<file path="config.mk">
export PLATFORM = sky130hd
export DESIGN_NAME = dma_controller
export DESIGN_NICKNAME = dma_controller
export VERILOG_FILES = /design/flow/design.v
export SDC_FILE = /design/flow/constraint.sdc
export NUM_CORES = 4
export LEC_CHECK = 0
export CAP_MARGIN = 20
export CELL_PAD_IN_SITES_DETAIL_PLACEMENT = 1
export CORE_ASPECT_RATIO = 1.56
export CORE_MARGIN = 2
export CORE_UTILIZATION = 40
export CTS_CLUSTER_DIAMETER = 46
export GPL_ROUTABILITY_DRIVEN = 1
export SLEW_MARGIN = 20
export TNS_END_PERCENT = 40
</file>
<file path="run.sh">
#!/bin/bash
# the make line also repeats each setting of config.mk as NAME=value (left out here)
make -C /OpenROAD-flow-scripts/flow DESIGN_CONFIG=/design/flow/config.mk WORK_HOME=/design/flow/orfs CLKGATE_MAP_FILE= finish
</file>
<file path="constraint.sdc">
create_clock -name core_clock -period 3.2 [get_ports {clk}]
set_input_delay 0.6400 -clock core_clock [delete_from_list [all_inputs] [get_ports {clk}]]
set_output_delay 0.6400 -clock core_clock [all_outputs]
set_load 0.01 [all_outputs]
</file>
<file path="design.v">
module sync_fifo (
    input  wire        clk,
    input  wire        reset,
    input  wire        FIFO_WR_EN,
    input  wire        FIFO_RD_EN,
    input  wire [31:0] write_data,
    output reg  [31:0] read_data,
    output wire        FIFO_FULL,
    output wire        FIFO_EMPTY
);
    localparam DEPTH      = 16;
    localparam ADDR_WIDTH = 4;            
    localparam PTR_WIDTH  = ADDR_WIDTH + 1;  
    reg [31:0] mem [0:DEPTH-1];
    reg [PTR_WIDTH-1:0] wr_ptr;    
    reg [PTR_WIDTH-1:0] rd_ptr;
    wire [ADDR_WIDTH-1:0] wr_addr = wr_ptr[ADDR_WIDTH-1:0];
    wire [ADDR_WIDTH-1:0] rd_addr = rd_ptr[ADDR_WIDTH-1:0];
    assign FIFO_EMPTY = (wr_ptr == rd_ptr);
    assign FIFO_FULL =
        (wr_addr == rd_addr) && (wr_ptr[PTR_WIDTH-1] != rd_ptr[PTR_WIDTH-1]);
    always @(posedge clk or posedge reset) begin
        if (reset) begin
            wr_ptr <= 0;
        end else begin
            if (FIFO_WR_EN && !FIFO_FULL) begin
                mem[wr_addr] <= write_data;
                wr_ptr <= wr_ptr + 1;        
            end
        end
    end
    always @(posedge clk or posedge reset) begin
        if (reset) begin
            rd_ptr <= 0;
            read_data <= 0;
        end else begin
            if (FIFO_RD_EN && !FIFO_EMPTY) begin
                read_data <= mem[rd_addr];
                rd_ptr <= rd_ptr + 1;        
            end
        end
    end
endmodule
`timescale 1ns / 1ps
module dma_controller(
    input wire clk,
    input wire reset,
    input wire trigger,
    input wire [4:0] length,
    input wire [31:0] source_address,
    input wire [31:0] destination_add,
    input wire ARREADY,
    input wire [31:0] RDATA,
    input wire RVALID,
    input wire AWREADY,
    input wire WREADY,
    input wire BVALID,
    output reg done,
    output reg [31:0] ARADDR,
    output reg ARVALID,
    output reg RREADY,
    output reg [31:0] AWADDR,
    output reg AWVALID,
    output reg [31:0] WDATA,
    output reg WVALID,
    output reg BREADY
);
    localparam READ_IDLE = 2'b00;
    localparam READ_INIT = 2'b01;
    localparam READ_WAIT = 2'b10;
    localparam READ_DATA = 2'b11;
    localparam WRITE_IDLE = 3'b000;
    localparam WRITE_WAIT = 3'b001;
    localparam WRITE_DATA = 3'b010;
    localparam WRITE_AW_HANDSHAKE = 3'b011;
    localparam WRITE_W_HANDSHAKE = 3'b100;
    localparam WRITE_RESP = 3'b101;
    localparam WRITE_STALL = 3'b110;
    reg [1:0] read_state;
    reg [2:0] write_state;
    reg [4:0] read_count, write_count;
    reg [31:0] current_read_addr, current_write_addr;
    reg [2:0] xfer_words;    
    reg fifo_write_en, fifo_read_en;
    wire fifo_full, fifo_empty;
    wire [31:0] fifo_read_data;
    reg [31:0] fifo_write_data;
    wire read_done, write_done;
    sync_fifo fifo (
        .clk(clk),
        .reset(reset),
        .FIFO_RD_EN(fifo_read_en),
        .FIFO_WR_EN(fifo_write_en),
        .write_data(fifo_write_data),
        .read_data(fifo_read_data),
        .FIFO_FULL(fifo_full),
        .FIFO_EMPTY(fifo_empty)
    );
    assign read_done = (read_count == xfer_words) && !(xfer_words == 0);
    assign write_done = (write_count == xfer_words) && !(xfer_words == 0);
    always @(posedge clk or posedge reset) begin
        if (reset) begin
            done <= 0;
        end
        else if (read_state == READ_IDLE && trigger) begin
            done <= 0;
        end
        else begin
            done <= read_done && write_done;
        end
    end    
    always @(posedge clk or posedge reset) begin
        if (reset) begin
            read_state <= READ_IDLE;
            read_count <= 0;
            xfer_words <= 0;
            ARADDR <= 0;
            ARVALID <= 0;
            RREADY <= 1;
            fifo_write_en <= 0;
        end else begin
            case (read_state)
                READ_IDLE: begin
                    ARADDR <= 0;
                    ARVALID <= 0;
                    if (trigger) begin
                        read_count <= 0;
                        xfer_words <= length[4:2];
                        current_read_addr <= source_address;
                        read_state <= READ_INIT;
                    end    
                end
                READ_INIT: begin
                    fifo_write_en <= 0;
                    if (read_count == xfer_words) begin    
                        read_state <= READ_IDLE;
                    end
                    else if (!fifo_full) begin
                        ARADDR <= current_read_addr;
                        ARVALID <= 1;
                        read_state <= READ_WAIT;
                    end
                end
                READ_WAIT: begin
                    if (ARREADY && ARVALID) begin
                        ARVALID <= 0;
                        read_state <= READ_DATA;
                    end
                end
                READ_DATA: begin
                    if (RVALID && RREADY) begin
                        fifo_write_en <= 1;
                        fifo_write_data <= RDATA;
                        read_count <= read_count + 1;
                        current_read_addr <= current_read_addr + 4;                 
                        read_state <= READ_INIT;
                    end    
                end                      
                default: read_state <= READ_IDLE;
            endcase
        end
    end
    always @(posedge clk or posedge reset) begin
        if (reset) begin
            write_state <= WRITE_IDLE;
            write_count <= 0;
            AWADDR <= 32'b0;            
            WDATA <= 32'b0;            
            AWVALID <= 0;
            WVALID <= 0;
            BREADY <= 1;
            fifo_read_en <= 0;
        end 
        else begin
            case (write_state)
                WRITE_IDLE: begin
                    AWADDR <= 32'b0;
                    WDATA <= 32'b0;
                    AWVALID <= 0;
                    WVALID <= 0;
                    if(!fifo_empty) begin
                        write_count <= 0;
                        current_write_addr <= destination_add;
                        fifo_read_en <= 1;
                        write_state <= WRITE_WAIT;
                    end
                    else if (trigger && read_state == READ_IDLE) begin
                        write_count <= 0;
                    end
                end
                WRITE_WAIT: begin
                    fifo_read_en <= 0;
                    if (write_count == xfer_words) begin   
                        write_state <= WRITE_IDLE;
                    end    
                    else begin
                        write_state <= WRITE_DATA;
                    end
                end
                WRITE_DATA: begin
                        AWADDR <= current_write_addr;
                        AWVALID <= 1;
                        WDATA <= fifo_read_data;
                        WVALID <= 1;
                        write_state <= WRITE_AW_HANDSHAKE;
                end
                WRITE_AW_HANDSHAKE: begin
                    if(AWVALID && AWREADY) begin
                        AWVALID <= 0;
                        write_state <= WRITE_W_HANDSHAKE;
                    end
                end
                WRITE_W_HANDSHAKE: begin
                    if(WVALID && WREADY) begin
                        WVALID <= 0;
                        write_state <= WRITE_RESP;
                    end
                end
                WRITE_RESP: begin
                    if(BVALID && BREADY) begin
                        write_count <= write_count + 1;
                        current_write_addr <= current_write_addr + 4;
                        if (!fifo_empty) begin
                            fifo_read_en <= 1;
                            write_state <= WRITE_WAIT;
                        end
                        else begin
                            write_state <= WRITE_STALL;
                        end
                    end
                end
                WRITE_STALL: begin
                    if (write_count == xfer_words) begin
                        write_state <= WRITE_IDLE;
                    end
                    else if (!fifo_empty) begin
                        fifo_read_en <= 1;
                        write_state <= WRITE_WAIT;
                    end
                end
                default: write_state <= WRITE_WAIT;
            endcase 
        end
    end
endmodule  
</file>
==> results of run 1 <==
[per-layer routing]
layer | wire, um | up-vias
met5 | 44 | -
met4 | 3478 | 8
met3 | 5793 | 188
met2 | 48230 | 675
met1 | 34250 | 10510
li1 | - | 8940
[through the flow]
step                      worst slack [ns]    util  hold WS (ns)
after floorplan                     -1.267       -        0.4297
after global placement              0.4132  0.4542        0.4348
after detailed placement            0.3476  0.4542        0.4627
after CTS                           0.3210  0.4846        0.4765
after global routing                0.1584  0.4846        0.5067
final                               0.3602  0.4846        0.4720
[cell type report]
cell class                      instances  area, um2  area share
Sequential cell                       776      22480      0.6018
Clock inverter                         32      304.0    0.008141
Multi-Input combinational cell       1299       8190      0.2193
Inverter                               24      93.84    0.002513
Clock buffer                          101       2036     0.05451
Timing Repair Buffer                  283       2953     0.07906
Tap cell                             1032       1291     0.03457
Antenna cell                            1      2.502  0.00006700
==> git commit body, run 1 <==
Refresh implementation metrics

* Async set-or-reset flop fraction in the synthesized netlist: 0.2165
- In the routed design, unresolved DRC markers number 0.
- Yosys mapped a number of flops with a built-in enable equal to 608.
- The timing report lists the critical path depth as 8 cells.
- Along the worst path, the maximum fanout reaches 26.
- Synth logic family: AND-OR/OR-AND gates
* Fill cell instance count of the final layout: 7,638
* Post-synthesis area per instance: 13.88 um2
- The cell-mix breakdown from Yosys lists the adder-cell area share as 0.004818.
* Number of library cell types mapped by synthesis: 73
* Number of vias per cell: 5.727
- Of the total power, combinational logic draws 0.307.
- Derived from the worst setup path, the maximum achievable clock frequency is 0.3521 GHz.
- Drt wl/cell: 25.87 um
* Top cells by area in the synthesized netlist: edfxtp_1 (59%), dfrtp_1 (13%), nand2_1 (2.7%)
- In this run the core area contains 127 standard-cell rows.
- On met2, the global router reports a usage of 0.4112.
- Unrepaired setup endpoints after global routing: no
- Maximum resistive drop on vdd: 0.7460 mV
* Core utilization before placement: 0.4044
- Detailed placement ended at an HPWL of 57.28 mm.
- Drt first-iter violations: 1,576
* Summed standard-cell area reported by yosys: 31,160 um2
- The power report attributes to the clock group a share of 0.283.
- During I/O placement, the number of pins put on the boundary was 211.
* Tool Warnings: 37
* Primary FF master, synth: edfxtp_1
- In this run, the synthesized area fraction spent on AND-OR/OR-AND gates is recorded as 0.1172.
- The timing report gives the clock slew at the launch and capture registers of the worst setup and hold paths as 0.06 ns.
- The internal power of the cells totals 0.02045 W.
- The analysis attributes to net switching a power of 0.01003 W.
- Worst clock skew on the final layout: 0.02032 ns
- The number of antenna violations at the first check in global routing is 5.
- The share of total power dissipated in sequential elements is 0.410.
- Master cell of the clock root buffer: clkbuf_16
- Worst hold path depth: 2
* Mux frac, synth: 0.02124
- In this run the full chip footprint comes out at 80,220 um2.
* Final Net Count: 2,577
- Number of vias in the routed layout: 20,320
- Post-CTS timing repair inserted 0 buffers for setup.
* Total design power: 0.03047 W
- Comb power: 0.00934 W
- In the post-route report, total wirelength is listed as 91.79 mm.
- Per the final report, max-transition violations number 0.
- Per the post-synthesis report, the number of cells in the design is 2,245.
* Summed instance area of the synthesized netlist: 31,160 um2
- Residual antenna-violating net count after detailed routing: 0
- Min-delay worst type: reg -> reg
- GR Util met3: 0.04424
- The final timing summary puts the cycle share of the worst path at 0.8874.
- Count of clock tree sinks: 776
* Final number of setup-violating endpoints: 0
* Portion of the post-synthesis area used by sequential elements: 0.7208
* Cell types with the highest counts after synthesis: edfxtp_1 (608), nand2_1 (226), dfrtp_1 (166)
- Measured along the y axis, the die boundary spans 352.6 um.
- The slowest stage of the critical path is the ha_2 cell.
- The number of global-route vias before repair is 21,950.
* Number of H-tree levels: 3
- The most common cell in the synthesized netlist is edfxtp_1.
* Yosys cell count: 2,245
* Cell Count Post-Placement: 3,414
- Floorplan die width: 227.5 um
* Worst reg2reg setup slack: 0.36 ns
- Number of cell instances on the worst register-to-register path: 8
- The area fraction of the largest cell type after synthesis is 0.5858.
- Yosys Warn Count: 3
- At the pin with the least slew margin, the transition time is 0.8101 ns.
- Clock latency at the later pin of the worst-skew pair: 0.63 ns
- Area of all placed cells without fillers: 37,350 um2
- Critical Path Start: fifo.rd_ptr[1]
- Fraction of the mapped netlist area in simple logic gates: 0.09166
- Post-layout minimum cycle time: 2.840 ns
- Status: complete, no violations
* Crit. End Element: register
- Final number of hold-violating endpoints: 0
* Largest delay contributor family on the critical path: AND-OR/OR-AND gates
* Sw frac: 0.3291
- Entering global routing, the biggest net connects 138 pins.
- OpenSTA lists the critical path endpoint as fifo.read_data[15].
* Xor/xnor share of the synthesized area: 0.02192
- In this run the standard cell core region covers 77,070 um2.
- Post_cts resized: 0
- Crit path buf inv count: 2
- The global router reports that the layer with the highest usage is met2.
- STA lists the endpoint of the worst register-to-register path as fifo.read_data[15].
* Overflow left after global routing: 0
- Global-route wire length before repair: 137.9 mm
* Static Leakage: 12.68 nW
- The run reported a max-capacitance violation count of 0.
* GR Layer Usage met1: 0.2626
* Category of the most critical setup path: reg -> reg
- Cell area after placement: 35,010 um2
* Worst endpoint required time: 3.73 ns
- Across all checked pins, the minimum headroom to the slew limit is 0.4600.
- CTS reports a maximum clock tree buffer depth of 3.
- Beginning of the worst hold path: current_read_addr[1]
- The synthesized design contains 776 register bits.
- Clock group power: 0.00862 W
* Area Overhead vs Synth: 19.84%
- STA puts the critical path data arrival time at 3.37 ns.
* Final RePlAce weighted congestion: 0.8602
- The buffer_ports step reported a buffer count of 206.
- Buffers inserted to repair hold after CTS numbered 0.
- Clock tree from TritonCTS: done
* First-pass iteration count of the detailed router: 7
* Startpoint type of the worst setup path: register
- Sink of the worst hold path: ARADDR[1]
* Number of buffers added by the clock tree synthesis step: 72
- Sequential cell power: 0.0125 W
* Largest power group: registers
- For this run, the total global-route usage over all layers was measured as 0.2288.
- Setup total negative slack on the finished layout was measured at 0 ns.
- Among all stages on the critical path, the maximum delay recorded is 0.64 ns.
* Critical register-to-register path startpoint: fifo.rd_ptr[1]
- The finished layout holds 3,548 standard cells, fillers aside.
- Total power density per cell area: 815.9 nW/um2
- Most area-hungry cell type in the Yosys netlist: edfxtp_1
- Walking the worst path, the cells encountered are inv_1, ha_2, buf_4, a22oi_1, a221oi_1, a211o_1, a21oi_1, o21ai_1.
==> run 2, diff against run 1 <==
CELL_PAD_IN_SITES_DETAIL_PLACEMENT = unset   (was 1)
CORE_ASPECT_RATIO = unset   (was 1.56)
CTS_CLUSTER_DIAMETER = unset   (was 46)
GPL_ROUTABILITY_DRIVEN = unset   (was 1)
SETUP_SLACK_MARGIN = 0.09   (was unset)
TNS_END_PERCENT = unset   (was 40)
clock period = 2.9 ns   (was 3.2 ns; I/O delays follow)
==> git commit body, run 2 <==
Refresh implementation metrics

- Number of cell instances on the worst register-to-register path: 9 (was 8)
* P_sw: 0.01100 W (was 0.01003 W)
* Beginning of the worst hold path: current_read_addr[1] (unchanged)
* Comb power: 0.0104 W (was 0.00934 W)
- Cell types with the highest counts after synthesis: edfxtp_1 (608), nand2_1 (226), dfrtp_1 (166) (unchanged).
- Compound Share, Synth: 0.1172 (unchanged)
* Master cell of the clock root buffer: clkbuf_16 (unchanged)
- Hold_buf cts: 0 (unchanged)
* Count of clock tree sinks: 776 (unchanged)
- Number of buffers added by the clock tree synthesis step: 82 (was 72)
* Placeable core region: 77,340 um2 (was 77,070 um2)
- Async set-or-reset flop fraction in the synthesized netlist: 0.2165 (unchanged)
* Flop pwr share: 0.398 (was 0.410)
- The maximum level of the CTS H-tree is 3 (unchanged).
- The wire length per cell after detailed routing was 23.09 um (was 25.87 um).
- Core utilization before placement: 0.4030 (was 0.4044)
* Clock tree from TritonCTS: done (unchanged)
- Adder-cell area share of the yosys netlist: 0.004818 (unchanged)
- The timing-limited maximum frequency was 0.3860 GHz (was 0.3521 GHz).
- The capturing point of the worst reg2reg path is fifo.read_data[3] (was fifo.read_data[15]).
- The post-synthesis xor/xnor area fraction is 0.02192 (unchanged).
- The number of standard-cell rows in the floorplan is 102 (was 127).
- Worst endpoint required time: 3.46 ns (was 3.73 ns)
- The global-route wire length before repair is 126.2 mm (was 137.9 mm).
- Critical Path Start: fifo.rd_ptr[1] (unchanged)
* Fraction of synthesized cell area taken by the top area cell type: 0.5858 (unchanged)
- Status: complete, no violations (unchanged)
- The capturing instance or port of the critical path is fifo.read_data[3] (was fifo.read_data[15]).
* Worst path arrival time: 3.15 ns (was 3.37 ns)
- Via count of the first global-routing pass: 19,760 (was 21,950)
* Unrepaired setup endpoints after global routing: no (unchanged)
* Clock latency at the later pin of the worst-skew pair: 0.64 ns (was 0.63 ns)
- Clock slew at the register clock pins of the worst setup and hold paths: 0.06 ns (about the same)
- Tool Warnings: 37 (unchanged)
* Static Leakage: 13.06 nW (was 12.68 nW)
- Overflow left after global routing: 0 (unchanged)
- Critical register-to-register path startpoint: fifo.rd_ptr[1] (unchanged)
- Comb pwr share: 0.300 (was 0.307)
- Post-synthesis area per instance: 13.88 um2 (unchanged)
* Transition time at the pin with the least slew margin: 0.7661 ns (was 0.8101 ns)
- Yosys Warn Count: 3 (unchanged)
* Cell Count Post-Placement: 3,454 (was 3,414)
- Residual antenna-violating net count after detailed routing: 0 (unchanged)
* Worst clock skew on the final layout: 0.03765 ns (was 0.02032 ns)
- Wire length reported by the detailed router: 83.29 mm (was 91.79 mm)
- Crit path cell chain: inv_1, ha_2, buf_4, buf_4, and3_1, a311oi_1, o211ai_1, o22ai_1, o21ai_1 (was inv_1, ha_2, buf_4, a22oi_1, a221oi_1, a211o_1, a21oi_1, o21ai_1)
- The maximum number of pins on one net before global-route repair came to 101 (was 138).
* Sw frac: 0.3176 (was 0.3291)
- The count of placed standard cells in the final layout, fillers left out is 3,607 (was 3,548).
- Setup bufs post-CTS: 0 (unchanged)
- The clock network fraction of design power was 0.302 (was 0.283).
- The count of final max-slew check failures is 0 (unchanged).
- Deepest clock path buffer count: 3 (unchanged)
- Synth logic family: AND-OR/OR-AND gates (unchanged)
- The proportion of synthesized chip area in sequential cells was 0.7208 (unchanged).
- Worst slew margin relative to its limit: 0.4893 (was 0.4600)
* Most area-hungry cell type in the Yosys netlist: edfxtp_1 (unchanged)
- The maximum fanout along the worst path is 20 (was 26).
- Total of flip-flops plus latches after synthesis: 776 (unchanged)
- The vias per cell was 5.567 (was 5.727).
* Number of library cell types mapped by synthesis: 73 (unchanged)
- Category of the most critical setup path: reg -> reg (unchanged)
- The die height was 283.1 um (was 352.6 um).
- The post-synth tally of flip-flops with integrated enable came to 608 (unchanged).
- Crit path buf inv count: 3 (was 2)
- The total global routing track utilization came to 0.2054 (was 0.2288).
* Summed standard-cell area reported by yosys: 31,160 um2 (unchanged)
- Final sum of negative setup slack: 0 ns (unchanged)
- Sequential cell power: 0.0138 W (was 0.0125 W)
- Crit share post-route: 0.8933 (was 0.8874)
* Slowest library cell on the worst path: ha_2 (unchanged)
- The area fraction in mux cells came to 0.02124 (unchanged).
* Post_cts resized: 0 (unchanged)
- The most numerous cell type found on the critical path is buf_4.
- Worst reg2reg setup slack: 0.31 ns (was 0.36 ns)
* Crit. End Element: register (unchanged)
- Number of cells on the critical path: 9 (was 8)
- Maximum resistive drop on vdd: 0.6711 mV (was 0.7460 mV)
- The cell class contributing the biggest share of worst-path delay is buffers and inverters (was AND-OR/OR-AND gates).
- Startpoint type of the worst setup path: register (unchanged)
- Yosys cell count: 2,245 (unchanged)
* Final RePlAce weighted congestion: 0.8093 (was 0.8602)
- Primary FF master, synth: edfxtp_1 (unchanged)
* Count of max-cap constraint violations: 0 (unchanged)
- The area of the mapped netlist was 31,160 um2 (unchanged).
- The type of the most critical hold path is reg -> reg (unchanged).
- Die Footprint: 80,160 um2 (was 80,220 um2)
- Tally of buffers added on design ports: 206 (unchanged)
- The number of remaining DRC errors is 0 (unchanged).
* Top cells by area in the synthesized netlist: edfxtp_1 (59%), dfrtp_1 (13%), nand2_1 (2.7%) (unchanged)
- The simple-gate share of the synthesized area is 0.09166 (unchanged).
- Total power density per cell area: 909.4 nW/um2 (was 815.9 nW/um2)
- The power attributed to the clock group came to 0.0105 W (was 0.00862 W).
* Sink of the worst hold path: ARADDR[1] (unchanged)
- The die width came to 283.1 um (was 227.5 um).
- The total setup violations reported at the end of the flow came to 0 (unchanged).
- # diodes: 0 (was 1)
- Internal: 0.02363 W (was 0.02045 W)
- Largest power group: registers (unchanged)
* Yosys top cell by instances: edfxtp_1 (unchanged)
- Number of antenna violations at the first check in global routing: 1 (was 5)
- Mapped Cells: 2,245 (unchanged)
- The number of hold violations in the final report was 0 (unchanged).
* Max stage delay on crit path: 0.67 ns (was 0.64 ns)
- Drt first-iter violations: 1,863 (was 1,576)
* Number of vias in the routed layout: 20,080 (was 20,320)
- Area Overhead vs Synth: 22.20% (was 19.84%)
- The cell depth of the worst hold path is 2 (unchanged).
* Total design power: 0.03463 W (was 0.03047 W)
* Hpwl dp: 51.27 mm (was 57.28 mm)
- The first-pass detailed-route iteration total was 6 (was 7).
* Final Net Count: 2,619 (was 2,577)
* Number of ports placed on the die boundary: 211 (unchanged)
- Post-layout minimum cycle time: 2.591 ns (was 2.840 ns)
==> run 2: layer usage <==
layer / part of all wire / global-route usage / vias up
met1: 0.44 / 0.2978 / 10090
met4: 0.017 / 0.05278 / 2
met3: 0.076 / 0.03180 / 93
li1: - / - / 9079
met5: 0.00012 / 0 / -
met2: 0.47 / 0.3241 / 813
==> run 2: final cells by class <==
cell class,instances,area [um2]
tap,1040,1301
clock buffer,115,2328
sequential,776,22480
multi-input combinational,1299,8185
timing repair buffer,315,3301
fill,6626,39260
clock inverter,38,395.4
inverter,24,93.84
==> run 2: metrics by stage <==
step	util	setup WS (ns)	hold slack [ns]	cell area, um2
CTS	0.4924	0.3091	0.4600	38080
detailed placement	0.4572	0.1510	0.4462	35360
floorplan	-	-1.507	0.4297	31220
global route	0.4924	0.1568	0.4835	38080
global placement	0.4568	0.1394	0.4390	35330
finish	0.4924	0.3094	0.4577	38080
==> run 3, diff against run 2 <==
CELL_PAD_IN_SITES_GLOBAL_PLACEMENT = 0   (was unset)
CORE_UTILIZATION = 72   (was 40)
CTS_CLUSTER_SIZE = 55   (was unset)
GPL_ROUTABILITY_DRIVEN = 1   (was unset)
PLACE_DENSITY_LB_ADDON = 0.25   (was unset)
SETUP_SLACK_MARGIN = unset   (was 0.09)
SLEW_MARGIN = 25   (was 20)
TNS_END_PERCENT = 100   (was unset)
clock period = 2.44 ns   (was 2.9 ns; I/O delays follow)
==> git commit body, run 3 <==
Refresh implementation metrics

- The number of warnings reported in the yosys synthesis log is 3 (unchanged).
* Number of library cell types mapped by synthesis: 73 (unchanged)
* Max FO, Critical Path: 17 (was 20)
* Clock tree from TritonCTS: done (unchanged)
- The global-route wire length before repair is 133.6 mm (was 126.2 mm).
* Clock latency at the later pin of the worst-skew pair: 0.64 ns (about the same)
- The nature of the critical path startpoint is a register (unchanged).
- A clean result was blocked by setup timing.
- Fraction of synthesized cell area taken by the top area cell type: 0.5858 (unchanged)
- The yosys stat cell total was 2,245 (unchanged).
* Summed standard-cell area reported by yosys: 31,160 um2 (unchanged)
* Count of clock tree sinks: 776 (unchanged)
- The type of element capturing the critical path is a register (unchanged).
- The warning total across the stage logs came to 38 (was 37).
- The maximum cell stage delay along the critical path was 0.42 ns (was 0.67 ns).
* Xor/xnor share of the synthesized area: 0.02192 (unchanged)
- The detailed placer's ending HPWL is 50.51 mm (was 51.27 mm).
- Overflow left after global routing: 0 (unchanged)
- Number of vias in the routed layout: 22,340 (was 20,080)
- The number of global-route vias before repair is 22,310 (was 19,760).
- Total power density per cell area: 1112 nW/um2 (was 909.4 nW/um2)
- Slowest library cell on the worst path: dfrtp_2 (was ha_2)
- The number of nets in the layout came to 2,629 (was 2,619).
- Core utilization before placement: 0.7267 (was 0.4030)
- Final RePlAce weighted congestion: 0.8805 (was 0.8093)
- Top cells by area in the synthesized netlist: edfxtp_1 (59%), dfrtp_1 (13%), nand2_1 (2.7%) (unchanged)
* Setup slack after layout: -0.02191 ns (was 0.3094 ns)
- Crit path buf inv count: 3 (unchanged)
* Fill cell instance count of the final layout: 1,661 (was 6,626)
- The overall routed net length is 90.39 mm (was 83.29 mm).
* Worst reg2reg setup slack: -0.02 ns (was 0.31 ns)
- Chip height: 212.1 um (was 283.1 um)
* Tally of buffers added on design ports: 206 (unchanged)
- The cell chosen for the clock root is clkbuf_16 (unchanged).
* Compound Share, Synth: 0.1172 (unchanged)
- The net switching share of the total power is 0.3384 (was 0.3176).
- The sequential power share was 0.396 (was 0.398).
- The clock network fraction of design power is 0.278 (was 0.302).
- The global routing usage on met1 is 0.5214 (was 0.2978).
- Largest delay contributor family on the critical path: AND-OR/OR-AND gates (was buffers and inverters)
- Clock group power: 0.0116 W (was 0.0105 W)
- Standard-cell rows: 76 (was 102)
- The met3 capacity usage during global routing is 0.09941 (was 0.03180).
- The wire length per cell after detailed routing is 28.68 um (was 23.09 um).
- The DRC violation total after the first TritonRoute iteration came to 3,626 (was 1,863).
- The timing-limited maximum frequency is 0.4062 GHz (was 0.3860 GHz).
- Sequential cell power: 0.0165 W (was 0.0138 W)
- The count of max-cap constraint violations came to 0 (unchanged).
- The total setup violations reported at the end of the flow came to 1 (was 0).
- Residual antenna-violating net count after detailed routing: 0 (unchanged)
* Area of the multi-input gates: 8289 um2 (was 8185 um2)
* Critical path endpoint: fifo.read_data[5] (was fifo.read_data[3])
- Transition time at the pin with the least slew margin: 0.7588 ns (was 0.7661 ns)
- Crit path cell chain: inv_1, ha_2, buf_12, buf_4, a222oi_1, a2bb2oi_1, a21oi_1, o32ai_2, o21ai_1 (was inv_1, ha_2, buf_4, buf_4, and3_1, a311oi_1, o211ai_1, o22ai_1, o21ai_1).
* Worst clock skew on the final layout: 0.03847 ns (was 0.03765 ns)
- Placeable core region: 42,890 um2 (was 77,340 um2)
- The worst IR drop on VDD is 0.9426 mV (was 0.6711 mV).
- The signed area change from the synthesized netlist to the final layout came to 20.33% (was 22.20%).
- Number of cells on the critical path: 9 (unchanged)
- Worst endpoint required time: 2.92 ns (was 3.46 ns)
- All-Layer GR Usage: 0.4026 (was 0.2054)
- The mean instance size in the synthesized netlist is 13.88 um2 (unchanged).
* Yosys top cell by instances: edfxtp_1 (unchanged)
* Worst hold path depth: 1 (was 2)
* Total of flip-flops plus latches after synthesis: 776 (unchanged)
* Final sum of negative setup slack: -0.02191 ns (was 0 ns)
- The simple-gate share of the synthesized area was 0.09166 (unchanged).
* Number of H-tree levels: 3 (unchanged)
* Status: failed layout checks (was complete, no violations)
* Final number of hold-violating endpoints: 0 (unchanged)
* # diodes: 0 (unchanged)
* Internal: 0.02759 W (was 0.02363 W)
- Final core utilization: 0.8744 (was 0.4924)
- The first-pass detailed-route iteration total is 8 (was 6).
* Sink of the worst hold path: fifo_write_data[0] (was ARADDR[1])
- Synth logic family: AND-OR/OR-AND gates (unchanged)
- The combinational group share of total power came to 0.327 (was 0.300).
- The final critical path time including I/O delays and setup came to 2.462 ns (was 2.591 ns).
- Primary FF master, synth: edfxtp_1 (unchanged)
- The top cell type by total area after synthesis was edfxtp_1 (unchanged).
- Largest net degree at the start of global routing: 67 (was 101)
- The area of the mapped netlist is 31,160 um2 (unchanged).
* Comb power: 0.0136 W (was 0.0104 W)
* Remaining routing DRC violations: 0 (unchanged)
* Beginning of the worst hold path: RDATA[0] (was current_read_addr[1])
- The worst reg2reg path depth was 9 (unchanged).
- Number of vias per cell: 7.087 (was 5.567)
- The busiest metal layer after global routing is met2 (unchanged).
- Mux frac, synth: 0.02124 (unchanged)
- The met2 track demand over resource in global routing was 0.6384 (was 0.3241).
* Adder-cell area share of the yosys netlist: 0.004818 (unchanged)
* Floorplan die width: 212.1 um (was 283.1 um)
* Die Footprint: 44,970 um2 (was 80,160 um2)
- The start-to-end type of the worst setup path is reg -> reg (unchanged).
- The number of antenna violations at the first check in global routing was 2 (was 1).
* Largest power group: registers (unchanged)
* Post-Place Worst Slack: -0.05246 ns (was 0.1510 ns)
- Critical register-to-register path startpoint: fifo.rd_ptr[1] (unchanged)
* Max Slew Vio Count: 0 (unchanged)
- The number of standard cells after synthesis was 2,245 (unchanged).
* Worst path arrival time: 2.94 ns (was 3.15 ns)
- Async set-or-reset flop fraction in the synthesized netlist: 0.2165 (unchanged)
* Clock slew at the register clock pins of the worst setup and hold paths: 0.06 ns (about the same)
- Reg-to-reg endpoint: fifo.read_data[5] (was fifo.read_data[3])
* Deepest clock path buffer count: 3 (unchanged)
- The number of buffers added by the clock tree synthesis step was 75 (was 82).
* P_sw: 0.01411 W (was 0.01100 W)
- Unrepaired setup endpoints after global routing: yes (was no).
- Number of synthesized flops with an enable pin: 608 (unchanged)
- The first element of the critical path is fifo.rd_ptr[1] (unchanged).
- Worst slew margin relative to its limit: 0.4941 (was 0.4893)
- Static Leakage: 13.03 nW (was 13.06 nW)
- The area used by sequential logic in the layout came to 22,480 um2 (about the same).
- The type of the most critical hold path was in -> reg (was reg -> reg).
* Cell types with the highest counts after synthesis: edfxtp_1 (608), nand2_1 (226), dfrtp_1 (166) (unchanged)
* Number of ports placed on the die boundary: 211 (unchanged)
- The share of the cycle needed by the critical path after routing came to 1.009 (was 0.8933).
* Portion of the post-synthesis area used by sequential elements: 0.7208 (unchanged)
## run 3: through the flow
stage	power (W)	cells	hold WS, ns	cell area [um2]
global placement	0.02838	3016	0.4498	34990
floorplan	0.02324	2246	0.4297	31290
CTS	0.04098	3152	0.4154	37430
global route	0.04277	3152	0.4331	37500
detailed placement	0.02909	3016	0.4560	34990
finish	0.04170	3152	0.4276	37500
## run 3: cell type report
type	instances	area share
multi-input cells	1299	0.2210
inverters	24	0.002502
well taps	585	0.01952
flip-flops and latches	776	0.5994
repair buffers	332	0.09352
clock buffers	94	0.05302
clock inverters	42	0.01101
## run 3: timing repair
| action | in CTS | in global routing |
|---|---|---|
| setup endpoints to repair | 20 | 70 |
| hold buffers | 0 | 0 |
| buffers inserted | 0 | 0 |
| gates resized | 9 | 15 |
| pin swaps | 0 | 1 |
## run 3: layer usage
layer | share of wire | vias to the layer above
met2 | 0.48 | 2066
met1 | 0.33 | 10770
li1 | - | 9067
met4 | 0.056 | 4
met3 | 0.14 | 431
met5 | 0.00018 | -
==> run 4, diff against run 3 <==
ABC_AREA = 1   (was unset)
CELL_PAD_IN_SITES_GLOBAL_PLACEMENT = unset   (was 0)
CORE_UTILIZATION = 69   (was 72)
CTS_CLUSTER_DIAMETER = 233   (was unset)
CTS_CLUSTER_SIZE = unset   (was 55)
GPL_ROUTABILITY_DRIVEN = unset   (was 1)
PLACE_DENSITY_LB_ADDON = unset   (was 0.25)
SETUP_SLACK_MARGIN = 0.58   (was unset)
SLEW_MARGIN = 20   (was 25)
TNS_END_PERCENT = unset   (was 100)
clock period = 2.47 ns   (was 2.44 ns; I/O delays follow)
==> git commit body, run 4 <==
Store results of the implementation flow

* Status: stopped before the end (was failed layout checks)
- Stage at which the run stopped: 5_1_grt
- The area enclosed by the die boundary came to 50,070 um2 (was 44,970 um2).
* Yosys cell count: 3,314 (was 2,245)
- The area fraction in mux cells was 0 (was 0.02124).
- Compound Share, Synth: 0.01389 (was 0.1172)
- The top cell type by total area after synthesis is edfxtp_1 (unchanged).
- Top cells by area in the synthesized netlist: edfxtp_1 (55%), dfrtp_1 (12%), nand2_1 (9.7%) (was edfxtp_1 (59%), dfrtp_1 (13%), nand2_1 (2.7%)).
- Post-synthesis area per instance: 10.06 um2 (was 13.88 um2)
* Tally of buffers added on design ports: 206 (unchanged)
- Count of clock tree sinks: 776 (unchanged)
- The number of register bits inferred by synthesis was 776 (unchanged).
- The number of distinct library cell variants in the gate-level netlist after synthesis is 33 (was 73).
- The largest buffer count on any clock path was 3 (unchanged).
- Standard-cell rows: 80 (was 76)
- Adder-cell area share of the yosys netlist: 0.004506 (was 0.004818)
- Cell area after placement: 37,020 um2 (was 34,990 um2)
- Core utilization before placement: 0.6979 (was 0.7267)
* Master cell of the clock root buffer: clkbuf_16 (unchanged)
- Cell types with the highest counts after synthesis: nand2_1 (857), edfxtp_1 (608), nor2_1 (492) (was edfxtp_1 (608), nand2_1 (226), dfrtp_1 (166))
- Async set-or-reset flop fraction in the synthesized netlist: 0.2165 (unchanged)
* Floorplan die width: 223.8 um (was 212.1 um)
- Yosys Warn Count: 3 (unchanged)
- The simple-gate share of the synthesized area came to 0.2407 (was 0.09166).
* Final RePlAce weighted congestion: 0.9129 (was 0.8805)
- Summed instance area of the synthesized netlist: 33,320 um2 (was 31,160 um2)
* Hold_buf cts: 0 (unchanged)
* Portion of the post-synthesis area used by sequential elements: 0.6741 (was 0.7208)
- Number of H-tree levels: 3 (unchanged)
- The chip area from the yosys synthesis statistics is 33,320 um2 (was 31,160 um2).
* Number of synthesized flops with an enable pin: 608 (unchanged)
- The worst-case setup slack after placement was 0.1484 ns (was -0.05246 ns).
- The I/O pin total came to 211 (unchanged).
- Hpwl dp: 55.76 mm (was 50.51 mm)
- Xor/xnor share of the synthesized area: 0.008673 (was 0.02192)
- Synth logic family: simple AND/OR/NAND/NOR gates (was AND-OR/OR-AND gates)
- Chip height: 223.8 um (was 212.1 um)
- Number of buffers added by the clock tree synthesis step: 77 (was 75)
* Yosys top cell by instances: nand2_1 (was edfxtp_1)
- The instance count after placement with tap cells included came to 4,091 (was 3,016).
* Fraction of synthesized cell area taken by the top area cell type: 0.5479 (was 0.5858)
- Primary FF master, synth: edfxtp_1 (unchanged)
- Placeable core region: 47,750 um2 (was 42,890 um2)
* Mapped Cells: 3,314 (was 2,245)
run 4: repair_timing:
item / 4_1_cts
setup endpoints to repair: 683
pin swaps: 100
gates resized: 363
buffers inserted: 114
cloned: 49
run 4: stage by stage:
| step | hold WS [ns] | utilization |
|---|---|---|
| 4_1_cts | 0.3895 | 0.8973 |
| 3_3_place_gp | 0.4328 | 0.7753 |
| 3_5_place_dp | 0.4358 | 0.7753 |
| 2_1_floorplan | 0.4257 | - |
==> run 5, diff against run 4 <==
ABC_AREA = unset   (was 1)
CELL_PAD_IN_SITES_GLOBAL_PLACEMENT = 0   (was unset)
CORE_UTILIZATION = 72   (was 69)
CTS_CLUSTER_DIAMETER = unset   (was 233)
CTS_CLUSTER_SIZE = 55   (was unset)
GPL_ROUTABILITY_DRIVEN = 1   (was unset)
PLACE_DENSITY_LB_ADDON = 0.0   (was unset)
SETUP_SLACK_MARGIN = 0.48   (was 0.58)
SLEW_MARGIN = 25   (was 20)
TNS_END_PERCENT = 100   (was unset)
clock period = 1.63 ns   (was 2.47 ns; I/O delays follow)
==> git commit body, run 5 <==
Store results of the implementation flow

* Placeable core region: 42,890 um2 (was 47,750 um2)
* Standard-cell rows: 76 (was 80)
- The failing step is 5_1_grt (unchanged).
- The chip area from the yosys synthesis statistics came to 31,160 um2 (was 33,320 um2).
- Portion of the post-synthesis area used by sequential elements: 0.7208 (was 0.6741)
- The I/O pin total is 211 (unchanged).
- Floorplan die width: 212.1 um (was 223.8 um)
- The number of warnings reported in the yosys synthesis log came to 3 (unchanged).
* Fraction of the mapped netlist area in simple logic gates: 0.09166 (was 0.2407)
* Mapped Cells: 2,245 (was 3,314)
- Yosys top cell by instances: edfxtp_1 (was nand2_1)
- Compound Share, Synth: 0.1172 (was 0.01389)
- The maximum level of the CTS H-tree was 3 (unchanged).
- The leading register cell type out of synthesis is edfxtp_1 (unchanged).
* Cell area after placement: 36,560 um2 (was 37,020 um2)
- The detailed placer's ending HPWL was 56.71 mm (was 55.76 mm).
- The area share of fa/ha/maj cells after synthesis came to 0.004818 (was 0.004506).
- The top cell type by total area after synthesis was edfxtp_1 (unchanged).
* Summed instance area of the synthesized netlist: 31,160 um2 (was 33,320 um2)
- The yosys stat cell total came to 2,245 (was 3,314).
- Number of synthesized flops with an enable pin: 608 (unchanged)
- The port buffer count came to 206 (unchanged).
* Number of buffers added by the clock tree synthesis step: 74 (was 77)
- Async set-or-reset flop fraction in the synthesized netlist: 0.2165 (unchanged)
* Number of library cell types mapped by synthesis: 73 (was 33)
- Status: stopped before the end (unchanged)
* Final RePlAce weighted congestion: 0.9085 (was 0.9129)
- Top cells by area in the synthesized netlist: edfxtp_1 (59%), dfrtp_1 (13%), nand2_1 (2.7%) (was edfxtp_1 (55%), dfrtp_1 (12%), nand2_1 (9.7%)).
- The dominant combinational cell family by area after synthesis was AND-OR/OR-AND gates (was simple AND/OR/NAND/NOR gates).
- The post-synthesis xor/xnor area fraction is 0.02192 (was 0.008673).
* Cell types with the highest counts after synthesis: edfxtp_1 (608), nand2_1 (226), dfrtp_1 (166) (was nand2_1 (857), edfxtp_1 (608), nor2_1 (492))
- Deepest clock path buffer count: 3 (unchanged)
- The mean instance size in the synthesized netlist came to 13.88 um2 (was 10.06 um2).
- The CTS sink count is 776 (unchanged).
* Master cell of the clock root buffer: clkbuf_16 (unchanged)
- Core utilization before placement: 0.7267 (was 0.6979)
- Fraction of synthesized cell area taken by the top area cell type: 0.5858 (was 0.5479)
- The instance count after placement with tap cells included was 3,178 (was 4,091).
- The die height was 212.1 um (was 223.8 um).
* Mux frac, synth: 0.02124 (was 0)
* Total of flip-flops plus latches after synthesis: 776 (unchanged)
- The area enclosed by the die boundary came to 44,970 um2 (was 50,070 um2).
## run 5: per-stage QoR
| step | TNS, ns | worst slack, ns |
|---|---|---|
| 2_1_floorplan | -893.14 | -2.523 |
| 3_5_place_dp | -348.44 | -0.7909 |
| 3_3_place_gp | -311.56 | -0.6971 |
| 4_1_cts | -366.79 | -0.6480 |
## run 5: timing repair
action,CTS
endpoints found under the setup margin,1031
cloned,7
resized,136
pin swaps,44
buffers inserted,23
hold buffers,0
hold endpoints to repair,0
==> run 6, diff against run 5 <==
CAP_MARGIN = 10   (was 20)
CELL_PAD_IN_SITES_GLOBAL_PLACEMENT = unset   (was 0)
CTS_CLUSTER_DIAMETER = 386   (was unset)
CTS_CLUSTER_SIZE = 25   (was 55)
GPL_ROUTABILITY_DRIVEN = unset   (was 1)
PLACE_DENSITY_LB_ADDON = unset   (was 0.0)
SETUP_SLACK_MARGIN = unset   (was 0.48)
SLEW_MARGIN = 20   (was 25)
TNS_END_PERCENT = unset   (was 100)
clock period = 2.22 ns   (was 1.63 ns; I/O delays follow)
==> git commit body, run 6 <==
Refresh implementation metrics

- Status: failed layout checks (was stopped before the end).
- Failed layout checks: setup timing
* Fill cell instance count of the final layout: 1,958
- The number of standard-cell rows in the floorplan is 76 (unchanged).
- Tool Warnings: 39
* Crit path buf inv count: 3
* Yosys top cell by instances: edfxtp_1 (unchanged)
- The mean instance size in the synthesized netlist is 13.88 um2 (unchanged).
- Critical path endpoint: fifo.read_data[10]
* Number of cells on the critical path: 9
- For this run, the share of the core covered by cells in the final layout is 0.8658.
- The switching portion of total power comes to 0.3460.
- Internal: 0.02722 W
* Total power density per cell area: 1121 nW/um2
* Beginning of the worst hold path: RDATA[22]
- The path with the worst hold slack has its endpoint at fifo_write_data[22].
- For this run, the total global-route usage over all layers was measured as 0.3624.
* Number of buffers added by the clock tree synthesis step: 37 (was 74)
- The area share of fa/ha/maj cells after synthesis was 0.004818 (unchanged).
- Portion of the post-synthesis area used by sequential elements: 0.7208 (unchanged)
- Largest power group: registers
- Static Leakage: 12.83 nW
- Comb power: 0.0158 W
- Remaining routing DRC violations: 0
* Flop pwr share: 0.433
- Cell types with the highest counts after synthesis: edfxtp_1 (608), nand2_1 (226), dfrtp_1 (166) (unchanged).
- Clock slew at the register clock pins of the worst setup and hold paths: 0.10 ns
- Deepest clock path buffer count: 3 (unchanged)
* Total of flip-flops plus latches after synthesis: 776 (unchanged)
* Combined flip-flop and latch cell area: 22,480 um2
* Drt wl/cell: 26.71 um
* Wire length reported by the detailed router: 83.80 mm
- The net count of the finished layout is 2,644.
* Number of antenna violations at the first check in global routing: 0
- The first detailed-routing pass ran for 6 iterations.
* Hpwl dp: 51.81 mm (was 56.71 mm)
* Area of all placed cells without fillers: 37,130 um2
- The area fraction in compound gates was 0.1172 (unchanged).
* Xor/xnor share of the synthesized area: 0.02192 (unchanged)
- The cell family contributing the most delay on the critical path is AND-OR/OR-AND gates.
* Post-Place Worst Slack: -0.2113 ns (was -0.7909 ns)
- At the worst endpoint, the arrival time is 2.73 ns.
- Largest net degree at the start of global routing: 67
* Setup slack after layout: -0.02595 ns
* Final number of hold-violating endpoints: 0
* Max FO, Critical Path: 27
- Via count of the first global-routing pass: 20,700
- Clock network fraction of total power: 0.187
- Final sum of negative setup slack: -0.1315 ns
- Final RePlAce weighted congestion: 0.8750 (was 0.9085)
* Die Footprint: 44,970 um2 (unchanged)
- Area of the multi-input gates: 8487 um2
- Number of library cell types mapped by synthesis: 73 (unchanged)
* Max Slew Vio Count: 0
- The analysis attributes to net switching a power of 0.01441 W.
- Count of clock tree sinks: 776 (unchanged)
- Yosys Warn Count: 3 (unchanged)
- Comb pwr share: 0.379
* Global-route wire length before repair: 121.1 mm
- Sequential cell power: 0.0180 W
- Between the synthesized netlist and the finished layout, the area growth was recorded as 19.15%.
- Floorplan die width: 212.1 um (unchanged)
- Clock group power: 0.00780 W
* Worst endpoint required time: 2.70 ns
- In this run, the number of DRC markers left after iteration 0 of detailed routing was 3,441.
- Tally of buffers added on design ports: 206 (unchanged)
- Clock latency at the later pin of the worst-skew pair: 0.61 ns
- The dominant combinational cell family by area after synthesis is AND-OR/OR-AND gates (unchanged).
- The timing report gives the biggest stage delay along the critical path as 0.47 ns.
- The transition time recorded at the tightest slew-check pin is 0.7174 ns.
- Summed instance area of the synthesized netlist: 31,160 um2 (unchanged)
- Critical Path Start: fifo.rd_ptr[1]
* Mux frac, synth: 0.02124 (unchanged)
- Worst clock skew on the final layout: 0.02786 ns
- The cell chosen for the clock root was clkbuf_16 (unchanged).
- Number of H-tree levels: 2 (was 3)
- The worst register-to-register path ends at fifo.read_data[10].
- Measured in cells, the most critical reg-to-reg path has a length of 9.
* Residual antenna-violating net count after detailed routing: 0
* Yosys cell count: 2,245 (unchanged)
- Top cells by area in the synthesized netlist: edfxtp_1 (59%), dfrtp_1 (13%), nand2_1 (2.7%) (unchanged).
- Worst slew margin relative to its limit: 0.5217
- The number of cells on the worst hold path is listed as 1.
- Unrepaired setup endpoints after global routing: yes
* # diodes: 0
* Chip height: 212.1 um (unchanged)
- Worst reg2reg setup slack: -0.03 ns
- The top cell type by total area after synthesis is edfxtp_1 (unchanged).
- Post-layout minimum cycle time: 2.246 ns
- Number of vias per cell: 6.818
- Overflow left after global routing: 0
- Number of ports placed on the die boundary: 211 (unchanged)
* Placeable core region: 42,890 um2 (unchanged)
- Total design power: 0.04163 W
* Mapped Cells: 2,245 (unchanged)
- TritonCTS built the clock tree.
* Async set-or-reset flop fraction in the synthesized netlist: 0.2165 (unchanged)
* Crit path cell chain: buf_6, ha_4, buf_12, and3_2, a32oi_1, o2111ai_1, o22ai_2, buf_4, o21ai_1
- The total of hold buffers inserted after clock tree synthesis was 0 (unchanged).
- Endpoints with negative setup slack in the final report add up to 7.
- Maximum resistive drop on vdd: 1.217 mV
* Number of synthesized flops with an enable pin: 608 (unchanged)
- The chip area from the yosys synthesis statistics came to 31,160 um2 (unchanged).
- Crit. End Element: register
- Primary FF master, synth: edfxtp_1 (unchanged)
* Category of the most critical setup path: reg -> reg
- F_max: 0.4452 GHz
- Per the run summary, max-cap violations total 0.
- Number of vias in the routed layout: 21,390
- Startpoint type of the worst setup path: register
* Crit share post-route: 1.012
- Fraction of the mapped netlist area in simple logic gates: 0.09166 (unchanged)
- Core utilization before placement: 0.7267 (unchanged)
- The worst register-to-register path begins at fifo.rd_ptr[1].
* Fraction of synthesized cell area taken by the top area cell type: 0.5858 (unchanged)
- The post-place instance area was 35,520 um2 (was 36,560 um2).
* Min-delay worst type: in -> reg
* Slowest library cell on the worst path: dfrtp_2
[run 6: final cells by class]
| cell class | instances | area share |
|---|---|---|
| Timing Repair Buffer | 385 | 0.1137 |
| Clock buffer | 65 | 0.02834 |
| Clock inverter | 3 | 0.001786 |
| Multi-Input combinational cell | 1299 | 0.2286 |
| Sequential cell | 776 | 0.6054 |
| Inverter | 24 | 0.002527 |
| Tap cell | 585 | 0.01971 |
[run 6: what timing repair did]
| action | in CTS | in global routing |
|---|---|---|
| setup buffers | 0 | 8 |
| gates cloned | 0 | 4 |
| gates resized | 21 | 52 |
| pin swaps | 1 | 14 |
| setup endpoints to repair | 13 | 42 |
[run 6: metal layers]
layer	wire length, um	part of all wire	GRT usage
met2	39840	0.48	0.5716
met5	0	0	0
met3	10730	0.13	0.07075
met4	3114	0.037	0.1348
met1	30110	0.36	0.5124
[run 6: metrics by stage]
step	std cells	hold slack [ns]
floorplan	2246	0.4297
global placement	3057	0.4347
detailed placement	3057	0.4628
CTS	3125	0.3732
global route	3137	0.3792
finish	3137	0.3883
==> run 7, diff against run 6 <==
ABC_AREA = 1   (was unset)
CAP_MARGIN = 20   (was 10)
CORE_UTILIZATION = 62   (was 72)
CTS_CLUSTER_DIAMETER = unset   (was 386)
CTS_CLUSTER_SIZE = unset   (was 25)
clock period = 1.61 ns   (was 2.22 ns; I/O delays follow)
==> git commit body, run 7 <==
Refresh implementation metrics

- Total of flip-flops plus latches after synthesis: 776 (unchanged)
- The cell-internal power is 0.04509 W (was 0.02722 W).
- The post-synth tally of flip-flops with integrated enable is 608 (unchanged).
- The overall routed net length is 105.9 mm (was 83.80 mm).
- The leakage power figure is 18.22 nW (was 12.83 nW).
- The signed area change from the synthesized netlist to the final layout is 29.31% (was 19.15%).
- The yosys stat cell total is 3,314 (was 2,245).
- The count of nets left with antenna violations after detail routing is 0 (unchanged).
- The remaining global-route overflow is 0 (unchanged).
* Beginning of the worst hold path: RDATA[14] (was RDATA[22])
* Post-layout minimum cycle time: 2.182 ns (was 2.246 ns)
- Max FO, Critical Path: 9 (was 27)
- The sum of met2 wire segment lengths after detailed routing is 48.72 mm (was 39.84 mm).
* # diodes: 0 (unchanged)
- Worst path arrival time: 2.53 ns (was 2.73 ns)
- Slowest library cell on the worst path: dfrtp_1 (was dfrtp_2)
* Number of ports placed on the die boundary: 211 (unchanged)
- The capturing point of the worst reg2reg path was fifo.mem[10][10] (was fifo.read_data[10]).
- The number of distinct library cell variants in the gate-level netlist after synthesis was 33 (was 73).
* Largest delay contributor family on the critical path: buffers and inverters (was AND-OR/OR-AND gates)
- The number of hold violations in the final report was 0 (unchanged).
* Xor/xnor share of the synthesized area: 0.008673 (was 0.02192)
- Master cell of the clock root buffer: clkbuf_16 (unchanged)
- Summed instance area of the synthesized netlist: 33,320 um2 (was 31,160 um2)
- Post-synthesis area per instance: 10.06 um2 (was 13.88 um2)
* Floorplan die width: 235.8 um (was 212.1 um)
- The cell depth of the worst hold path is 1 (unchanged).
- The area share of fa/ha/maj cells after synthesis came to 0.004506 (was 0.004818).
- Clock tree from TritonCTS: done (unchanged)
- The number of standard-cell rows in the floorplan is 84 (was 76).
- Total design power: 0.07050 W (was 0.04163 W)
* Yosys top cell by instances: nand2_1 (was edfxtp_1)
* Final core utilization: 0.8151 (was 0.8658)
- Per STA, the library cell used most along the worst path is nand2_4.
* Number of cells on the critical path: 14 (was 9)
* Placeable core region: 52,870 um2 (was 42,890 um2)
- The simple-gate share of the synthesized area was 0.2407 (was 0.09166).
- The met3 wire length is 13.52 mm (was 10.73 mm).
- The number of buffers added by the clock tree synthesis step came to 78 (was 37).
* Max Slew Vio Count: 0 (unchanged)
* Failed layout checks: setup timing (unchanged)
- Unrepaired setup endpoints after global routing: yes (unchanged).
- Mapped Cells: 3,314 (was 2,245)
* Mux frac, synth: 0 (was 0.02124)
* Tool Warnings: 39 (unchanged)
* Final Net Count: 3,936 (was 2,644)
- Compound Share, Synth: 0.01389 (was 0.1172)
- All-Layer GR Usage: 0.3587 (was 0.3624)
* Clock group power: 0.0186 W (was 0.00780 W)
- Deepest clock path buffer count: 3 (unchanged)
* Clock slew at the register clock pins of the worst setup and hold paths: 0.06 ns (was 0.10 ns)
- Worst endpoint required time: 1.96 ns (was 2.70 ns)
- The count of max-cap constraint violations came to 0 (unchanged).
- Cell types with the highest counts after synthesis: nand2_1 (857), edfxtp_1 (608), nor2_1 (492) (was edfxtp_1 (608), nand2_1 (226), dfrtp_1 (166)).
- Crit. End Element: register (unchanged)
- The remaining max-slew budget at the tightest pin was 0.4865 (was 0.5217).
- The total setup violations reported at the end of the flow came to 742 (was 7).
* Core utilization before placement: 0.6303 (was 0.7267)
- The proportion of synthesized chip area in sequential cells is 0.6741 (was 0.7208).
- The die height is 235.8 um (was 212.1 um).
- The top cell type's share of synthesized area is 0.5479 (was 0.5858).
- The DRC violation total after the first TritonRoute iteration is 4,239 (was 3,441).
- Clock network fraction of total power: 0.263 (was 0.187)
* Critical register-to-register path startpoint: fifo.rd_ptr[1] (unchanged)
- The nature of the critical path startpoint is a register (unchanged).
- The number of buffers and inverters on the critical path was 7 (was 3).
* Sink of the worst hold path: fifo_write_data[14] (was fifo_write_data[22])
* Setup slack after layout: -0.5721 ns (was -0.02595 ns)
- Global-route wire length before repair: 152.0 mm (was 121.1 mm)
- The CTS sink count was 776 (unchanged).
* Worst reg2reg setup slack: -0.57 ns (was -0.03 ns)
- Detailed-routing wirelength on met1: 38.90 mm (was 30.11 mm)
- Min-delay worst type: in -> reg (unchanged)
- The worst reg2reg path depth came to 14 (was 9).
* Critical path endpoint: fifo.mem[10][10] (was fifo.read_data[10])
- Synth logic family: simple AND/OR/NAND/NOR gates (was AND-OR/OR-AND gates)
* Clock latency at the later pin of the worst-skew pair: 0.65 ns (was 0.61 ns)
* Summed standard-cell area reported by yosys: 33,320 um2 (was 31,160 um2)
- Tally of buffers added on design ports: 206 (unchanged)
* Primary FF master, synth: edfxtp_1 (unchanged)
- The net switching power came to 0.02541 W (was 0.01441 W).
- Die Footprint: 55,620 um2 (was 44,970 um2)
* First-pass iteration count of the detailed router: 6 (unchanged)
- Total power density per cell area: 1636 nW/um2 (was 1121 nW/um2)
- The worst IR drop on VDD was 1.608 mV (was 1.217 mV).
- Number of vias in the routed layout: 27,480 (was 21,390)
- The maximum cell stage delay along the critical path came to 0.44 ns (was 0.47 ns).
- Top cells by area in the synthesized netlist: edfxtp_1 (55%), dfrtp_1 (12%), nand2_1 (9.7%) (was edfxtp_1 (59%), dfrtp_1 (13%), nand2_1 (2.7%)).
- Hpwl dp: 64.45 mm (was 51.81 mm)
- Status: failed layout checks (unchanged)
* Largest net degree at the start of global routing: 72 (was 67)
- Category of the most critical setup path: reg -> reg (unchanged)
- Sw frac: 0.3604 (was 0.3460)
- Comb pwr share: 0.373 (was 0.379)
- The first element of the critical path is fifo.rd_ptr[1] (unchanged).
- The uppermost layer routed is met5 (was met4).
- Via count of the first global-routing pass: 26,230 (was 20,700)
- The share of the cycle needed by the critical path after routing was 1.355 (was 1.012).
* Remaining routing DRC violations: 0 (unchanged)
* Yosys Warn Count: 3 (unchanged)
- Crit path cell chain: inv_2, buf_6, nand2_4, nand2_4, nor2_4, nand3_4, nand2_4, inv_8, nand2_2, buf_6, buf_4, nor2_4, buf_4, clkbuf_16 (was buf_6, ha_4, buf_12, and3_2, a32oi_1, o2111ai_1, o22ai_2, buf_4, o21ai_1).
* Worst clock skew on the final layout: 0.03038 ns (was 0.02786 ns)
- The sequential power share came to 0.364 (was 0.433).
- Number of H-tree levels: 3 (was 2)
* Number of antenna violations at the first check in global routing: 2 (was 0)
* Transition time at the pin with the least slew margin: 0.7702 ns (was 0.7174 ns)
- Final RePlAce weighted congestion: 0.9347 (was 0.8750)
- Most area-hungry cell type in the Yosys netlist: edfxtp_1 (unchanged)
- Drt wl/cell: 23.20 um (was 26.71 um)
- The power group with the highest consumption is combinational cells (was registers).
- The combinational power came to 0.0263 W (was 0.0158 W).
- The vias per cell is 6.017 (was 6.818).
- The sequential group power is 0.0257 W (was 0.0180 W).
* Async set-or-reset flop fraction in the synthesized netlist: 0.2165 (unchanged)
- F_max: 0.4583 GHz (was 0.4452 GHz)
-- run 7: per-stage QoR --
| stage | cell area, um2 | TNS (ns) | hold WS (ns) | setup slack (ns) | cells |
|---|---|---|---|---|---|
| 3_5_place_dp | 38800 | -258.83 | 0.4374 | -0.4822 | 4344 |
| 3_3_place_gp | 38800 | -219.37 | 0.4333 | -0.4132 | 4344 |
| 6_report | 43090 | -295.64 | 0.2335 | -0.5721 | 4567 |
| 5_1_grt | 43090 | -335.36 | 0.2160 | -0.6032 | 4567 |
| 2_1_floorplan | 33670 | -1405.04 | 0.4209 | -2.565 | 3315 |
| 4_1_cts | 42060 | -236.27 | 0.2162 | -0.4032 | 4525 |
-- run 7: cell type report --
type,count,area [um2]
fillers,2982,9776
clock inverters,31,359.1
multi-input cells,2042,9612
well taps,688,860.8
inverters,350,1339
flip-flops and latches,776,22470
clock buffers,113,2218
repair buffers,567,6232
-- run 7: routing by layer --
metal	global-route usage	vias up
li1	-	11950
met1	0.5084	13090
met2	0.5521	2042
met3	0.08321	392
met4	0.1245	2
met5	0	-
-- run 7: timing repair --
action,4_1_cts,5_1_grt
setup buffers,30,31
setup endpoints to repair,736,771
cloned,9,17
hold buffers,0,0
pin swaps,10,70
gates resized,66,126
==> run 8, diff against run 7 <==
ABC_AREA = unset   (was 1)
CELL_PAD_IN_SITES_GLOBAL_PLACEMENT = 2   (was unset)
CORE_MARGIN = 10   (was 2)
CORE_UTILIZATION = 24   (was 62)
CTS_CLUSTER_DIAMETER = 245   (was unset)
GPL_ROUTABILITY_DRIVEN = 1   (was unset)
GPL_TIMING_DRIVEN = 0   (was unset)
HOLD_SLACK_MARGIN = 0.15   (was unset)
MAX_ROUTING_LAYER = met4   (was unset)
MIN_ROUTING_LAYER = met2   (was unset)
PLACE_DENSITY_LB_ADDON = 0.12   (was unset)
SLEW_MARGIN = 25   (was 20)
TNS_END_PERCENT = 60   (was unset)
clock period = 3.52 ns   (was 1.61 ns; I/O delays follow)
==> git commit body, run 8 <==
Refresh implementation metrics

* Core utilization before placement: 0.2410 (was 0.6303)
* Global-route wire length before repair: 179.2 mm (was 152.0 mm)
- Floorplan die width: 380.4 um (was 235.8 um)
* Worst hold path depth: 2 (was 1)
* Beginning of the worst hold path: current_read_addr[1] (was RDATA[14])
- Internal: 0.01993 W (was 0.04509 W)
- The die height is 380.4 um (was 235.8 um).
- The share of async-settable or async-resettable flops after synthesis came to 0.2165 (unchanged).
- The type of the most critical hold path was reg -> reg (was in -> reg).
* All-Layer GR Usage: 0.2735 (was 0.3587)
* Total of flip-flops plus latches after synthesis: 776 (unchanged)
* Largest delay contributor family on the critical path: buffers and inverters (unchanged)
* Crit share post-route: 1.002 (was 1.355)
- Cell type with the highest occurrence count on the critical path: buf_2 (was nand2_4)
* Tool Warnings: 37 (was 39)
- The dominant combinational cell family by area after synthesis is AND-OR/OR-AND gates (was simple AND/OR/NAND/NOR gates).
* Cell Count Post-Placement: 4,238 (was 4,344)
- The number of warnings reported in the yosys synthesis log came to 3 (unchanged).
- Area of all placed cells without fillers: 40,130 um2 (was 43,090 um2)
- P_sw: 0.01291 W (was 0.02541 W)
- The power group with the highest consumption is combinational cells (unchanged).
- Number of library cell types mapped by synthesis: 73 (was 33)
- Comb power: 0.0116 W (was 0.0263 W)
- Summed instance area of the synthesized netlist: 31,160 um2 (was 33,320 um2)
- Standard-cell rows: 132 (was 84)
- Area Overhead vs Synth: 28.77% (was 29.31%)
* Worst reg2reg setup slack: -0.006 ns (was -0.57 ns)
- Crit path buf inv count: 4 (was 7)
* Deepest clock path buffer count: 3 (unchanged)
- Clock latency at the later pin of the worst-skew pair: 0.70 ns (was 0.65 ns)
* Final Net Count: 2,715 (was 3,936)
- The count of max-cap constraint violations came to 0 (unchanged).
- Total power density per cell area: 818.4 nW/um2 (was 1636 nW/um2)
* Failed layout checks: setup timing (unchanged)
* Cell types with the highest counts after synthesis: edfxtp_1 (608), nand2_1 (226), dfrtp_1 (166) (was nand2_1 (857), edfxtp_1 (608), nor2_1 (492))
* Largest net degree at the start of global routing: 31 (was 72)
* Number of vias in the routed layout: 28,080 (was 27,480)
- The clock network fraction of design power was 0.303 (was 0.263).
* Post-layout minimum cycle time: 3.526 ns (was 2.182 ns)
* F_max: 0.2836 GHz (was 0.4583 GHz)
* Worst path arrival time: 4.08 ns (was 2.53 ns)
* Max FO, Critical Path: 10 (was 9)
- The number of global-route vias before repair is 32,110 (was 26,230).
- Portion of the post-synthesis area used by sequential elements: 0.7208 (was 0.6741)
* Placeable core region: 129,300 um2 (was 52,870 um2)
- Sw frac: 0.3932 (was 0.3604)
- The CTS tree is done (unchanged).
* Xor/xnor share of the synthesized area: 0.02192 (was 0.008673)
- Top cells by area in the synthesized netlist: edfxtp_1 (59%), dfrtp_1 (13%), nand2_1 (2.7%) (was edfxtp_1 (55%), dfrtp_1 (12%), nand2_1 (9.7%)).
* Drt wl/cell: 29.27 um (was 23.20 um)
- Layout Cells excl Fill: 4,438 (was 4,567)
- Number of buffers added by the clock tree synthesis step: 94 (was 78)
- The start-to-end type of the worst setup path is reg -> reg (unchanged).
- The post-place instance area came to 36,710 um2 (was 38,800 um2).
- Mapped Cells: 2,245 (was 3,314)
* Number of synthesized flops with an enable pin: 608 (unchanged)
* Static Leakage: 13.51 nW (was 18.22 nW)
- Remaining routing DRC violations: 0 (unchanged)
- The remaining max-slew budget at the tightest pin is 0.2346 (was 0.4865).
* Critical Path Start: fifo.rd_ptr[3] (was fifo.rd_ptr[1])
* Setup slack after layout: -0.006272 ns (was -0.5721 ns)
- Wire length reported by the detailed router: 129.9 mm (was 105.9 mm)
- Overflow left after global routing: 0 (unchanged)
- The routability-driven placement congestion ratio was 0.8788 (was 0.9347).
- Clock group power: 0.00996 W (was 0.0186 W)
- Number of cell instances on the worst register-to-register path: 7 (was 14)
- The beginning of the worst register-to-register path was fifo.rd_ptr[3] (was fifo.rd_ptr[1]).
* Final number of setup-violating endpoints: 1 (was 742)
- Unrepaired setup endpoints after global routing: yes (unchanged).
- First-pass iteration count of the detailed router: 10 (was 6)
* Sink of the worst hold path: ARADDR[1] (was fifo_write_data[14])
* Tally of buffers added on design ports: 206 (unchanged)
- The maximum level of the CTS H-tree is 3 (unchanged).
* Post-Place Worst Slack: -0.7349 ns (was -0.4822 ns)
* Max stage delay on crit path: 0.70 ns (was 0.44 ns)
- The sequential group power is 0.0113 W (was 0.0257 W).
* Crit path cell chain: buf_2, buf_2, buf_2, buf_2, o221ai_1, a2111oi_4, o21ai_1 (was inv_2, buf_6, nand2_4, nand2_4, nor2_4, nand3_4, nand2_4, inv_8, nand2_2, buf_6, buf_4, nor2_4, buf_4, clkbuf_16)
* Worst clock skew on the final layout: 0.02984 ns (was 0.03038 ns)
* Crit. End Element: register (unchanged)
- The vias per cell came to 6.326 (was 6.017).
- Number of antenna violations at the first check in global routing: 2 (unchanged)
* Summed standard-cell area reported by yosys: 31,160 um2 (was 33,320 um2)
- The cell with the most instances after synthesis is edfxtp_1 (was nand2_1).
* Slowest library cell on the worst path: a2111oi_4 (was dfrtp_1)
- Clock slew at the register clock pins of the worst setup and hold paths: 0.07 ns (was 0.06 ns)
- The detailed placer's ending HPWL is 88.43 mm (was 64.45 mm).
- The area fraction in compound gates was 0.1172 (was 0.01389).
* Count of clock tree sinks: 776 (unchanged)
- Drt first-iter violations: 4,422 (was 4,239)
- The yosys stat cell total was 2,245 (was 3,314).
* Fraction of the mapped netlist area in simple logic gates: 0.09166 (was 0.2407)
- The top cell type's share of synthesized area is 0.5858 (was 0.5479).
- Number of ports placed on the die boundary: 211 (unchanged)
* Final core utilization: 0.3103 (was 0.8151)
- The count of final max-slew check failures is 0 (unchanged).
- Primary FF master, synth: edfxtp_1 (unchanged)
* Master cell of the clock root buffer: clkbuf_16 (unchanged)
* Final number of hold-violating endpoints: 0 (unchanged)
- The required time at the worst-slack endpoint came to 4.07 ns (was 1.96 ns).
* Maximum resistive drop on vdd: 0.3879 mV (was 1.608 mV)
* Status: failed layout checks (unchanged)
- Post-synthesis area per instance: 13.88 um2 (was 10.06 um2)
- The capturing instance or port of the critical path is fifo.read_data[29] (was fifo.mem[10][10]).
- The area fraction in mux cells is 0.02124 (was 0).
- Number of cells on the critical path: 7 (was 14)
- The capturing point of the worst reg2reg path was fifo.read_data[29] (was fifo.mem[10][10]).
- Flop pwr share: 0.345 (was 0.364)
- Most area-hungry cell type in the Yosys netlist: edfxtp_1 (unchanged)
* Comb pwr share: 0.352 (was 0.373)
* Adder-cell area share of the yosys netlist: 0.004818 (was 0.004506)
- Die Footprint: 144,700 um2 (was 55,620 um2)
- Transition time at the pin with the least slew margin: 1.148 ns (was 0.7702 ns)
- The nature of the critical path startpoint is a register (unchanged).
- The count of nets left with antenna violations after detail routing is 0 (unchanged).
[run 8: per-stage QoR]
step                      hold WS [ns]  power [W]  setup TNS [ns]
after floorplan                 0.4297    0.01608         -181.80
after global placement          0.4428    0.02183        -2111.71
after detailed placement        0.4557    0.02192          -42.41
after CTS                       0.4684    0.03197        -0.02405
after global routing            0.4803    0.03413        -0.02552
final                           0.4785    0.03284       -0.006272
[run 8: repair_timing]
action,CTS,global route
pin swaps,0,3
setup buffers,0,3
gates resized,34,56
endpoints found under the setup margin,31,78
hold buffers,0,0
[run 8: layout make-up]
class / instances / area, um2
diodes: 22 / 55.05
plain buffers: 145 / 683.2
clock buffers: 125 / 2510
clock inverters: 51 / 576.8
fillers: 12870 / 89190
inverters: 24 / 93.84
multi-input cells: 1299 / 8356
flip-flops and latches: 776 / 22460
well taps: 1742 / 2180
repair buffers: 254 / 3212
[run 8: per-layer routing]
| metal | track usage | share of wire | vias to the layer above | wire length [um] |
|---|---|---|---|---|
| met4 | 0.04029 | 0.053 | 0 | 6835 |
| met1 | - | 0 | 9446 | 0 |
| li1 | - | - | 9230 | - |
| met3 | 0.3775 | 0.45 | 623 | 58790 |
| met2 | 0.3034 | 0.49 | 8777 | 64290 |
| met5 | - | 0 | - | 0 |
Power is estimated from default activity; no workload was simulated.
